// adpll_ctr
module adpll_ctr
   (
    input                     rst,
    input                     clk,
    input                     valid,
    input [5-1:0] address,
    input [26-1:0] wdata,
    input                     wstrb,
    output [1:0]              rdata,
    output reg                ready,
    input                     data_mod,  
    output                    dco_pd,
    output reg [1:0]          dco_osc_gain,
    output [4:0]              dco_c_l_rall,
    output [4:0]              dco_c_l_row,
    output [4:0]              dco_c_l_col,
    output [15:0]             dco_c_m_rall,
    output [15:0]             dco_c_m_row,
    output [15:0]             dco_c_m_col,
    output [15:0]             dco_c_s_rall,
    output [15:0]             dco_c_s_row,
    output [15:0]             dco_c_s_col,
    output                    tdc_pd,
    output                    tdc_pd_inj,
    output reg [2:0]          tdc_ctr_freq,
    input [6:0]               tdc_ripple_count,
    input [15:0]              tdc_phase
    );
   always @(posedge clk, posedge rst) begin
     if (rst)
       ready <= 1'b0;
     else
       ready <= valid;
   end
   reg                        rst_soft;
   reg [26-1:0]            FCW;
   reg [1:0]                  adpll_mode;
   reg                        en;
   reg [3:0]                  alpha_l;
   reg [3:0]                  alpha_m;
   reg [3:0]                  alpha_s_rx;
   reg [3:0]                  alpha_s_tx;
   reg [3:0]                  beta;
   reg [2:0]                  lambda_rx;
   reg [2:0]                  lambda_tx;
   reg [1:0]                  iir_n_rx;
   reg [1:0]                  iir_n_tx;
   reg [4:0]                  FCW_mod;
  ...
For scale: about 180 I/O pins, about 0.046 mm^2 of cells after synthesis.
Settings: LEC_CHECK=0, CAP_MARGIN=25, CORE_MARGIN=2, CORE_UTILIZATION=61, MAX_ROUTING_LAYER=met4, MIN_ROUTING_LAYER=met1, SETUP_SLACK_MARGIN=5.0, SLEW_MARGIN=20, TNS_END_PERCENT=5; clock period 21.9 ns.
run.sh (not shown) runs the stock make flow with config.mk's settings and CLKGATE_MAP_FILE=.
The starting point aborted during global routing with GRT-0232.
Edit:
--- a/flow/config.mk
+++ b/flow/config.mk
@@ -9,7 +9,7 @@
 export CORE_MARGIN = 2
-export CORE_UTILIZATION = 61
+export CORE_UTILIZATION = 45
 export MAX_ROUTING_LAYER = met4
 export MIN_ROUTING_LAYER = met1
-export SETUP_SLACK_MARGIN = 5.0
+export PLACE_DENSITY_LB_ADDON = 0.24
 export SLEW_MARGIN = 20
-export TNS_END_PERCENT = 5
+export TNS_END_PERCENT = 15
==> flow/constraint.sdc (replaced) <==
create_clock -name core_clock -period 40.4 [get_ports {clk}]
set_input_delay 8.0800 -clock core_clock [delete_from_list [all_inputs] [get_ports {clk}]]
set_output_delay 8.0800 -clock core_clock [all_outputs]
set_load 0.01 [all_outputs]
Now the flow produced a clean layout.
Synthesized area stays the same.
Die size grows by 35%.
Synthesized cell count is unchanged.
Edit:
==> flow/config.mk (replaced) <==
export PLATFORM = sky130hd
export DESIGN_NAME = adpll_ctr
export DESIGN_NICKNAME = adpll_ctr
export VERILOG_FILES = /design/flow/design.v
export SDC_FILE = /design/flow/constraint.sdc
export NUM_CORES = 4
export LEC_CHECK = 0
export CAP_MARGIN = 20
export CORE_MARGIN = 2
export CORE_UTILIZATION = 68
export MAX_ROUTING_LAYER = met4
export SLEW_MARGIN = 20
export TNS_END_PERCENT = 80
==> flow/constraint.sdc (replaced) <==
create_clock -name core_clock -period 32.3 [get_ports {clk}]
set_input_delay 6.4600 -clock core_clock [delete_from_list [all_inputs] [get_ports {clk}]]
set_output_delay 6.4600 -clock core_clock [all_outputs]
set_load 0.01 [all_outputs]
=> This time the run failed in global routing with GRT-0232; die size came out lower by 33%; area after synthesis is unchanged; synthesized cell count is unchanged.
Edit:
--- a/flow/config.mk
+++ b/flow/config.mk
@@ -9,5 +9,4 @@
 export CORE_MARGIN = 2
-export CORE_UTILIZATION = 68
-export MAX_ROUTING_LAYER = met4
+export CORE_UTILIZATION = 65
 export SLEW_MARGIN = 20
-export TNS_END_PERCENT = 80
+export TNS_END_PERCENT = 5
==> flow/constraint.sdc (replaced) <==
create_clock -name core_clock -period 27.4 [get_ports {clk}]
set_input_delay 5.4800 -clock core_clock [delete_from_list [all_inputs] [get_ports {clk}]]
set_output_delay 5.4800 -clock core_clock [all_outputs]
set_load 0.01 [all_outputs]
The new run failed in global routing.
Synthesized area stays the same.
Synthesized cell count stays the same.
Die size rose by 4.5%.

* * *

exp/amber:
adpll_ctr again, from the RTL that the note above started with.
clock: 70.7 ns
lec_check: 0
abc_area: 1
cap_margin: 20
cell_pad_in_sites_global_placement: 2
core_aspect_ratio: 0.85
core_margin: 3
core_utilization: 41
cts_cluster_diameter: 322
gpl_routability_driven: 0
max_routing_layer: met5
place_density: 0.54
setup_slack_margin: 0.12
slew_margin: 20
tns_end_percent: 30
Inputs modified between exp/amber and exp/juniper:
==> flow/config.mk <==
export PLATFORM = sky130hd
export DESIGN_NAME = adpll_ctr
export DESIGN_NICKNAME = adpll_ctr
export VERILOG_FILES = /design/flow/design.v
export SDC_FILE = /design/flow/constraint.sdc
export NUM_CORES = 4
export LEC_CHECK = 0
export CAP_MARGIN = 20
export CORE_MARGIN = 2
export CORE_UTILIZATION = 10
export PLACE_DENSITY = 0.6
export SLEW_MARGIN = 20
==> flow/constraint.sdc <==
create_clock -name core_clock -period 58.8 [get_ports {clk}]
set_input_delay 11.7600 -clock core_clock [delete_from_list [all_inputs] [get_ports {clk}]]
set_output_delay 11.7600 -clock core_clock [all_outputs]
set_load 0.01 [all_outputs]
==> results <==
- The final layouts of exp/juniper and exp/amber pass the timing, design-rule and antenna checks.
- exp/amber has lower maximum fanout along the worst path than exp/juniper.
- Min instance tally after logic synthesis across exp/juniper and exp/amber: exp/juniper
- Diff exp/amber -> exp/juniper: register-to-register slack down 16.83 ns; wire length of the first global-routing pass up 30000 µm; total wirelength of the detailed-routed design up about 17%; post-layout period usage of the worst path up 13 points.
#### Input delta (exp/indigo over exp/juniper)
--- a/flow/config.mk
+++ b/flow/config.mk
@@ -10,2 +10 @@
-export CORE_UTILIZATION = 10
-export PLACE_DENSITY = 0.6
+export CORE_UTILIZATION = 58
==> flow/constraint.sdc <==
create_clock -name core_clock -period 21.8 [get_ports {clk}]
set_input_delay 4.3600 -clock core_clock [delete_from_list [all_inputs] [get_ports {clk}]]
set_output_delay 4.3600 -clock core_clock [all_outputs]
set_load 0.01 [all_outputs]
==> results <==
exp/indigo against exp/juniper; post-detailed-placement half-perimeter wirelength is up slightly. Compared with exp/juniper, in exp/indigo number of enable flip-flop cells level; number of gates resized after cts increased 447; final weighted congestion of routability-driven global placement saw an increase. Status: exp/indigo FAILED at global routing (tool error).
Here is what was changed in the inputs of exp/nickel compared with exp/indigo.
--- a/flow/config.mk
+++ b/flow/config.mk
@@ -8 +8,3 @@
-export CAP_MARGIN = 20
+export ABC_AREA = 1
+export CAP_MARGIN = 0
+export CORE_ASPECT_RATIO = 0.5
@@ -10 +12,6 @@
-export CORE_UTILIZATION = 58
+export CORE_UTILIZATION = 72
+export CTS_CLUSTER_DIAMETER = 336
+export CTS_CLUSTER_SIZE = 97
+export HOLD_SLACK_MARGIN = -0.04
+export PLACE_DENSITY = 0.35
+export SETUP_SLACK_MARGIN = -1.93
@@ -11,0 +19 @@
+export TNS_END_PERCENT = 15
--- outcome ---
- exp/nickel: GRT-0116 in global routing -> run aborted
- Relative to exp/indigo, the die span in x measured on exp/nickel has increased by more than 10%.
- Tally of unique sky130hd cells used after synthesis in exp/nickel is about 30% below exp/indigo.
- Lower final estimated routing congestion in global placement was reported by exp/nickel, not exp/indigo.
- Re simple-gate area share of the yosys netlist: exp/nickel is 8.2 points up on exp/indigo.

* * *

adpll_ctr again, from the RTL that the note above started with.
export LEC_CHECK = 0
export CAP_MARGIN = 20
export CORE_MARGIN = 2
export CORE_UTILIZATION = 67
export HOLD_SLACK_MARGIN = -0.09
export MAX_ROUTING_LAYER = met4
export PLACE_DENSITY = 0.6
export SLEW_MARGIN = 20
export TNS_END_PERCENT = 5
create_clock -name core_clock -period 31.1 [get_ports {clk}]
The baseline did not get past global routing (5_1_grt) on GRT-0232.
Change:
--- a/flow/config.mk
+++ b/flow/config.mk
@@ -9,7 +9,4 @@
 export CORE_MARGIN = 2
-export CORE_UTILIZATION = 67
-export HOLD_SLACK_MARGIN = -0.09
-export MAX_ROUTING_LAYER = met4
+export CORE_UTILIZATION = 40
 export PLACE_DENSITY = 0.6
 export SLEW_MARGIN = 20
-export TNS_END_PERCENT = 5
==> flow/constraint.sdc (replaced) <==
create_clock -name core_clock -period 39.3 [get_ports {clk}]
set_input_delay 7.8600 -clock core_clock [delete_from_list [all_inputs] [get_ports {clk}]]
set_output_delay 7.8600 -clock core_clock [all_outputs]
set_load 0.01 [all_outputs]
The changed run ran to the end with no violations; area after synthesis stays the same; die size climbs by about 70%; synthesized cell count stays the same.
Change:
--- a/flow/config.mk
+++ b/flow/config.mk
@@ -9,3 +9,3 @@
 export CORE_MARGIN = 2
-export CORE_UTILIZATION = 40
+export CORE_UTILIZATION = 35
 export PLACE_DENSITY = 0.6
What happened: Die size went up by about a fifth. Core utilization shrinks by 5.0 points. Clock-buffer cell count went down by 3.
Change:
--- a/flow/config.mk
+++ b/flow/config.mk
@@ -9,4 +9,3 @@
 export CORE_MARGIN = 2
-export CORE_UTILIZATION = 35
-export PLACE_DENSITY = 0.6
+export CORE_UTILIZATION = 58
 export SLEW_MARGIN = 20
==> flow/constraint.sdc (replaced) <==
create_clock -name core_clock -period 32.3 [get_ports {clk}]
set_input_delay 6.4600 -clock core_clock [delete_from_list [all_inputs] [get_ports {clk}]]
set_output_delay 6.4600 -clock core_clock [all_outputs]
set_load 0.01 [all_outputs]
Result:
- With this change the flow completed, yet does not pass: setup timing
- non-clock buffer count went up by 968
- hold slack improves by 0.085 ns
- flip-flop count is unchanged
- synthesized area is unchanged
- cell count increases by 3.6%
- clock-buffer cell count came out lower by 7

* * *

Setup of lane 1:
Starting RTL as in the previous note.
make LEC_CHECK=0 CAP_MARGIN=20 CORE_MARGIN=2 CORE_UTILIZATION=72 CTS_CLUSTER_DIAMETER=41 CTS_CLUSTER_SIZE=15 PLACE_DENSITY=0.38 SETUP_SLACK_MARGIN=3.51 SLEW_MARGIN=20 finish   # period 12.1 ns
Lane 1: aborted in 3_5_place_dp (tool error)
The inputs of lane 2 differ from those of lane 1 as listed below.
- SETUP_SLACK_MARGIN now 3.12, was 3.51
- CTS_CLUSTER_DIAMETER no longer set, was 41
- PLACE_DENSITY no longer set, was 0.38
- CTS_CLUSTER_SIZE no longer set, was 15
- CORE_UTILIZATION now 70, was 72
- the clock period (ns, I/O delays scaled along) now 12.9, was 12.1
Notes after the runs:
Lane 2 did not finish: a tool error stopped it during 4_1_cts.
Compared lane 2 vs lane 1, and number of rows created at floorplan is up in lane 2.
Total die area: lane 2 and lane 1 compared, lower one is lane 1
Re gate count of the mapped netlist: no difference whatsoever between lane 1 and lane 2.
Lane 2 against lane 1: fraction of registers with async set/reset stayed essentially flat; placeable core region went up.
diff inputs: lane 2 => lane 3
- TNS_END_PERCENT: unset -> 5
- PLACE_DENSITY: unset -> 0.6
- CORE_UTILIZATION: 70 -> 58
- SETUP_SLACK_MARGIN: 3.12 -> unset
- the clock period (ns, I/O delays scaled along): 12.9 -> 31.1
[summary]
- Although lane 3 finished all stages, its layout failed final checks on setup timing.
- There was hardly any difference in total of buffers placed on input and output ports between lane 3 and lane 2.
- Compared with lane 2, lane 3 shows a setup slack after placement that is 11,040 ps higher.
- As far as xor and xnor area share after synthesis goes, lane 2 and lane 3 are indistinguishable; the numbers are identical.
- From lane 2 to lane 3 the numbers moved as follows: compound-cell area share of the yosys netlist roughly the same, chip width went up 25 um, number of placed instances with taps included decreased by 297 relative to the old numbers.
- Compared with lane 2, lane 3 shows die span in y that has gone up by a little under 10%.
- Lane 3 vs lane 2 on die area: lane 3 is the higher one.
### lane 3 -> lane 4
- MAX_ROUTING_LAYER: unset -> met4
- CORE_UTILIZATION: 58 -> 67
- CAP_MARGIN: 20 -> 0
==> comparison <==
- Die: lane 4 smaller than lane 3
- Lane 4 against lane 3: die span in x down 6.9%, number of rows in the core area down about 8%, quantity of I/O buffers inserted on ports ~0 delta, routability congestion estimate went up, height of the die down 6.9%.
- Compared lane 3 against lane 4; register share after synthesis within noise.
- Summary of lane 4 over lane 3: quantity of gates resized following cts -about 30%, count of hold-fix buffers inserted at cts ~0 delta, cell count after placement -2.9%.
- Of lane 4 and lane 3, the higher initial core utilization belongs to lane 4.
- Each of lane 3 and lane 4 falls short of a clean finish.
- Lane 4: aborted in 5_1_grt (tool error)
The following lists how lane 5 was set up differently from lane 4:
- changing CAP_MARGIN from 0 to 20
- changing CORE_UTILIZATION from 67 to 65
- removing PLACE_DENSITY (formerly 0.6)
- changing the clock period (ns, I/O delays scaled along) from 31.1 to 32.3
## What came out
Summary of the comparison: post-CTS setup buffer count is lower in lane 5, relative to lane 4. Comparing lane 4 and lane 5, the higher die width was measured on lane 5. Lane 5 vs. lane 4: synthesized instance count neither gained nor lost much, cell area after synthesis neither gained nor lost much, CTS buffer count picked up an extra about 1.8%, total die size picked up an extra 3.0%. The layout from lane 5, despite a flow that completed every stage, fails the layout checks, with the failing checks listed as setup timing.
